Design cordic_magphase, start of the top module:
module cordic_magphase #(
    parameter integer INPUT_WIDTH      = 16,
    parameter integer INT_WIDTH        = 32,
    parameter integer ITERATIONS       = 32,
    parameter integer GAIN_FRAC_BITS   = 28,
    parameter integer OUTPUT_FRAC_BITS = 14
) (
    input  wire                          clk,
    input  wire                          rst_n,
    input  wire                          start,
    input  wire signed [INPUT_WIDTH-1:0] x_in,
    input  wire signed [INPUT_WIDTH-1:0] y_in,
    output reg                           busy,
    output reg                           done,
    output reg  signed [INT_WIDTH-1:0]   magnitude,
    output reg  signed [INT_WIDTH-1:0]   phase
);
clock: 9.65 ns
lec_check: 0
cap_margin: 20
cell_pad_in_sites_detail_placement: 1
cell_pad_in_sites_global_placement: 3
core_margin: 7
core_utilization: 16
hold_slack_margin: 0.07
max_routing_layer: met5
min_routing_layer: met2
place_density_lb_addon: 0.07
slew_margin: 20
run.sh (not shown) runs the stock make flow with config.mk's settings and CLKGATE_MAP_FILE=.
Edit:
Settings changed: ABC_AREA set to 1, CELL_PAD_IN_SITES_DETAIL_PLACEMENT 1 to not set, CELL_PAD_IN_SITES_GLOBAL_PLACEMENT 3 to not set, CORE_MARGIN 7 to 2, CORE_UTILIZATION 16 to 72, HOLD_SLACK_MARGIN 0.07 to not set, MAX_ROUTING_LAYER met5 to not set, MIN_ROUTING_LAYER met2 to not set, PLACE_DENSITY set to 0.42, PLACE_DENSITY_LB_ADDON 0.07 to not set, TNS_END_PERCENT set to 20.
Clock period 9.65 ns to 8.03 ns, I/O delays scaled along.
Result:
- setup slack is worse by 0.12 ns
- non-clock buffer count is lower by 53
- via count is lower by 8.5%
- final cell count is lower by 6.8%
Edit:
Settings changed: ABC_AREA 1 to not set, CTS_CLUSTER_DIAMETER set to 199, CTS_CLUSTER_SIZE set to 28, MAX_ROUTING_LAYER set to met4, PLACE_DENSITY 0.42 to not set, TNS_END_PERCENT 20 to not set.
Clock period 8.03 ns to 15.2 ns, I/O delays scaled along.
Effect:
- worst hold slack improved by 0.026 ns
- sequential cell count stays the same
- wire length decreases by 3.1%
- clock-buffer cell count decreases by 4
- register-to-register slack improved by 4.8 ns
- global-route usage increases by 3.4 points
- sequential share of layout area increases by 1.1 points
- core utilization increases by 0.79 points
- design area decreases by 8.3%
- via count decreases by 14%


Setup of build 70:
cordic_magphase again, from the RTL that the note above started with.
clock: 7.91 ns
lec_check: 0
cap_margin: 20
cell_pad_in_sites_detail_placement: 0
cell_pad_in_sites_global_placement: 0
core_aspect_ratio: 0.85
core_margin: 5
core_utilization: 54
cts_cluster_diameter: 170
slew_margin: 20
diff inputs: build 70 => build 98
==> flow/config.mk <==
export PLATFORM = sky130hd
export DESIGN_NAME = cordic_magphase
export DESIGN_NICKNAME = cordic_magphase
export VERILOG_FILES = /design/flow/design.v
export SDC_FILE = /design/flow/constraint.sdc
export NUM_CORES = 4
export LEC_CHECK = 0
export CAP_MARGIN = 20
export CORE_MARGIN = 2
export CORE_UTILIZATION = 59
export SETUP_SLACK_MARGIN = 3.75
export SLEW_MARGIN = 20
==> flow/constraint.sdc <==
create_clock -name core_clock -period 13.6 [get_ports {clk}]
set_input_delay 2.7200 -clock core_clock [delete_from_list [all_inputs] [get_ports {clk}]]
set_output_delay 2.7200 -clock core_clock [all_outputs]
set_load 0.01 [all_outputs]
[summary]
Build 98 did not stop at any stage, and its layout met the timing, design-rule and antenna checks. Looking at core footprint, build 98 sits 8.6% lower than build 70 does. Looking at end point of the critical path, the phase[27] result is from build 70; the phase[2] one comes from build 98. Build 98 against build 70: core utilization at floorplan grew by 5.1 points, antenna diode count shrank by 2. Run comparison: build 98 cell at the slowest stage of the critical path clkinv_1; build 70 cell at the slowest stage of the critical path or4b_4.
Input changes introduced in build 81 (baseline for comparison: build 98):
--- a/flow/config.mk
+++ b/flow/config.mk
@@ -9,4 +9,4 @@
 export CORE_MARGIN = 2
-export CORE_UTILIZATION = 59
-export SETUP_SLACK_MARGIN = 3.75
+export CORE_UTILIZATION = 65
+export SETUP_SLACK_MARGIN = 0.93
 export SLEW_MARGIN = 20
==> flow/constraint.sdc <==
create_clock -name core_clock -period 7.47 [get_ports {clk}]
set_input_delay 1.4940 -clock core_clock [delete_from_list [all_inputs] [get_ports {clk}]]
set_output_delay 1.4940 -clock core_clock [all_outputs]
set_load 0.01 [all_outputs]
==> comparison <==
Compared with build 98, build 81 shows aggregate global-route resource usage higher by 9.2 points. For maximum achievable frequency, dividing the value from build 81 by the value from build 98 gives 1.12. Average via count per standard cell (build 81 over build 98): increase, 9.9%. For build 81, the top routing layer in use was met5, unlike build 98, where it was met4. Sort build 98 and build 81 by register-to-register slack, ascending, and build 81 comes first. Build 98: PASS, flow complete, no timing, DRC or antenna violations. [flow] build 81 | stages: complete | final checks: fail | reason: negative setup slack. Of build 98 and build 81, the higher worst hold slack belongs to build 81.
[inputs] build 14 vs build 81
--- a/flow/config.mk
+++ b/flow/config.mk
@@ -9,4 +9,3 @@
 export CORE_MARGIN = 2
-export CORE_UTILIZATION = 65
-export SETUP_SLACK_MARGIN = 0.93
+export CORE_UTILIZATION = 40
 export SLEW_MARGIN = 20
==> flow/constraint.sdc <==
create_clock -name core_clock -period 10.7 [get_ports {clk}]
set_input_delay 2.1400 -clock core_clock [delete_from_list [all_inputs] [get_ports {clk}]]
set_output_delay 2.1400 -clock core_clock [all_outputs]
set_load 0.01 [all_outputs]
The flow did not stop early for build 14: all stages ran, and the layout cleared the timing, design-rule and antenna checks. Compared to build 81, the routing of build 14 uses less wire. Compared with build 81, in build 14 starting density of the core -26 points; global-route usage has decreased; final tally of setup violations now smaller; total number of vias moved down; routing usage on met2 shrank by 36 points. When build 14 is set beside build 81, its number of signal-net buffers in the layout turns out to be 67% smaller. Measured against build 81, the placeable core area of build 14 comes out at 1.6 times the reference value. Reported for build 81 and build 14, tally of nets with antenna violations remaining after routing turned out identical to the last digit. The critical-path cell with the highest stage delay comes out nor4_2 in one run and fa_1 in the other, namely in build 14 and build 81 respectively.
What build 94 does differently from build 14 at the input level:
--- a/flow/config.mk
+++ b/flow/config.mk
@@ -7,5 +7,10 @@
 export LEC_CHECK = 0
+export ABC_AREA = 0
 export CAP_MARGIN = 20
+export CELL_PAD_IN_SITES_GLOBAL_PLACEMENT = 1
 export CORE_MARGIN = 2
 export CORE_UTILIZATION = 40
+export CTS_CLUSTER_DIAMETER = 100
+export CTS_CLUSTER_SIZE = 16
+export PLACE_DENSITY_LB_ADDON = 0.06
 export SLEW_MARGIN = 20
==> flow/constraint.sdc <==
create_clock -name core_clock -period 20.0 [get_ports {clk}]
set_input_delay 4.0000 -clock core_clock [delete_from_list [all_inputs] [get_ports {clk}]]
set_output_delay 4.0000 -clock core_clock [all_outputs]
set_load 0.01 [all_outputs]
[summary]
Diff build 14 -> build 94 | wire length of the first global-routing pass | increase of 13,000 µm. Comparing build 14 and build 94, the lower met3 track demand over resource was measured on build 94. Number of cells on the worst hold path (higher): build 94. Changes observed in build 94 relative to build 14: non-clock buffer count went up, total placed cells including tap cells roughly the same, critical path depth decreased 12. Of build 94 and build 14, it is build 94 that has the higher largest fanout on the critical path. On worst setup slack, build 94 does better than build 14. Compared with build 14, build 94 shows a via count that is 214 higher.
Inputs modified between build 94 and build 3:
==> flow/config.mk <==
export PLATFORM = sky130hd
export DESIGN_NAME = cordic_magphase
export DESIGN_NICKNAME = cordic_magphase
export VERILOG_FILES = /design/flow/design.v
export SDC_FILE = /design/flow/constraint.sdc
export NUM_CORES = 4
export LEC_CHECK = 0
export CAP_MARGIN = 5
export CORE_MARGIN = 2
export CORE_UTILIZATION = 40
export MAX_ROUTING_LAYER = met4
export SETUP_SLACK_MARGIN = 3.97
export SLEW_MARGIN = 20
export TNS_END_PERCENT = 30
==> results <==
Maximum cell stage delay along the critical path: build 3 vs build 94 down 0.05 ns
The higher global-route wire length before repair came out of build 94.
Taking build 94 as the reference, in build 3 routed wire length on met2 down 11%; core utilization flat; largest net degree at the start of global routing down about 1.2%.


Setup of job 8631:
cordic_magphase again, from the RTL that the note above started with.
Settings: LEC_CHECK=0, ABC_AREA=0, CAP_MARGIN=20, CELL_PAD_IN_SITES_GLOBAL_PLACEMENT=1, CORE_MARGIN=2, CORE_UTILIZATION=40, CTS_CLUSTER_DIAMETER=100, CTS_CLUSTER_SIZE=100, PLACE_DENSITY_LB_ADDON=0.29, SLEW_MARGIN=20, TNS_END_PERCENT=20; clock period 20.0 ns.
Job 8631: done, clean on timing, DRC and antenna
> inputs changed (job 8631 -> job 9426)
Settings: a change of CORE_UTILIZATION from 40 to 33; a deleted PLACE_DENSITY_LB_ADDON that had been 0.29; an added PLACE_DENSITY of 0.95; a change of CTS_CLUSTER_DIAMETER from 100 to 360.
### Flow results
Lower combined global-route utilization of all metal layers goes to job 9426 over job 8631. Re final-layout worst hold slack: job 9426 is 5.9 ps down on job 8631. The first-iteration DRC count in job 8631 is 0.73 times that in job 9426. Going from job 8631 to job 9426, global-route wire length before repair now smaller; wire length now smaller; design area now larger; fraction of the core area occupied by cells at floorplan now smaller; worst setup slack after layout now smaller.
Input changes introduced in job 1609 (baseline for comparison: job 9426):
Settings: clearing PLACE_DENSITY, which used to be 0.95; putting HOLD_SLACK_MARGIN at 0.27 where nothing was set; swapping 360 for 270 in CTS_CLUSTER_DIAMETER; putting GPL_ROUTABILITY_DRIVEN at 0 where nothing was set; putting PLACE_DENSITY_LB_ADDON at 0.29 where nothing was set; swapping 33 for 40 in CORE_UTILIZATION.
### Flow results
- Job 1609 reached the end of the flow, and the finished layout is clean on the timing, design-rule and antenna checks.
- The period utilization of job 1609 falls short of that of job 9426 by 1.5 points.
- Area overhead of the layout relative to synthesis, job 1609 and job 9426: larger value in job 9426
- Looking at delay of the slowest cell on the worst path, job 1609 sits below job 9426.
Relative to job 1609, the following input files were edited for job 7509:
Settings: clearing CTS_CLUSTER_SIZE, which used to be 100; swapping 40 for 27 in CORE_UTILIZATION; clearing CELL_PAD_IN_SITES_GLOBAL_PLACEMENT, which used to be 1; clearing PLACE_DENSITY_LB_ADDON, which used to be 0.29; clearing GPL_ROUTABILITY_DRIVEN, which used to be 0; clearing TNS_END_PERCENT, which used to be 20; clearing HOLD_SLACK_MARGIN, which used to be 0.27; clearing ABC_AREA, which used to be 0; clearing CTS_CLUSTER_DIAMETER, which used to be 270; swapping 20.0 for 10.7 in the clock period (ns, I/O delays scaled along).
Job 7509 | status: complete | timing, DRC, antenna: pass. Going from job 1609 to job 7509, die extent in y went up 21%; final worst slack went down 8070 ps; routed wire length went up 1.8%; final core area utilization went down 14 points. Relative to job 1609, global-route usage over all layers has gone down in job 7509. Compared job 7509 against job 1609; clock network area share within noise. Count of vias placed by the detailed router (job 7509 vs. job 1609) increases slightly. STATUS cell area: job 7509 loses against job 1609. Against job 1609, job 7509 comes in about 2.3% higher on sum of routed wire segments on met1. Compared with job 1609, job 7509 shows a higher worst slew slack as a fraction of its limit.
### job 7509 -> job 306
Settings: a change of SLEW_MARGIN from 20 to 30; an added PLACE_DENSITY_LB_ADDON of 0.01; a change of CORE_UTILIZATION from 27 to 71; an added MAX_ROUTING_LAYER of met4; a change of the clock period (ns, I/O delays scaled along) from 10.7 to 7.05.
Findings:
- Although job 306 finished all stages, its layout failed final checks on capacitance limit, slew limit, setup timing.
- The delay contributed by the slowest stage of the critical path reported for job 306 is greater than that of job 7509 by 180 ps.
- When job 306 is set beside job 7509, its post-CTS repair timing setup buffer count turns out to be 30 larger.
- Of job 306 and job 7509, it is job 306 that has the lower largest net degree at the start of global routing.
- Relative to job 7509, wire length after detailed routing increased by 25% in job 306.
- Of job 7509 and job 306, the run reporting the higher setup slack after layout was job 7509.
- Comparing job 7509 against job 306, there is no change at all in number of enable flip-flop cells.
The following lists how job 2269 was set up differently from job 306:
Settings: CTS_CLUSTER_SIZE now 49, previously not set; CORE_UTILIZATION now 72, was 71; the clock period (ns, I/O delays scaled along) now 8.45, was 7.05.
Results
Per the final summary, job 2269 finished and its layout is clean on timing, DRC and antenna.
Summary of job 2269 over job 306: final hold slack now larger, area added between synthesis and finish dropped 17 points, well tap count went down by 1.3%.
Diff job 306 -> job 2269: total placed instance area shrank by 0.0027 mm2; cell count of the worst hold path grew by 1.
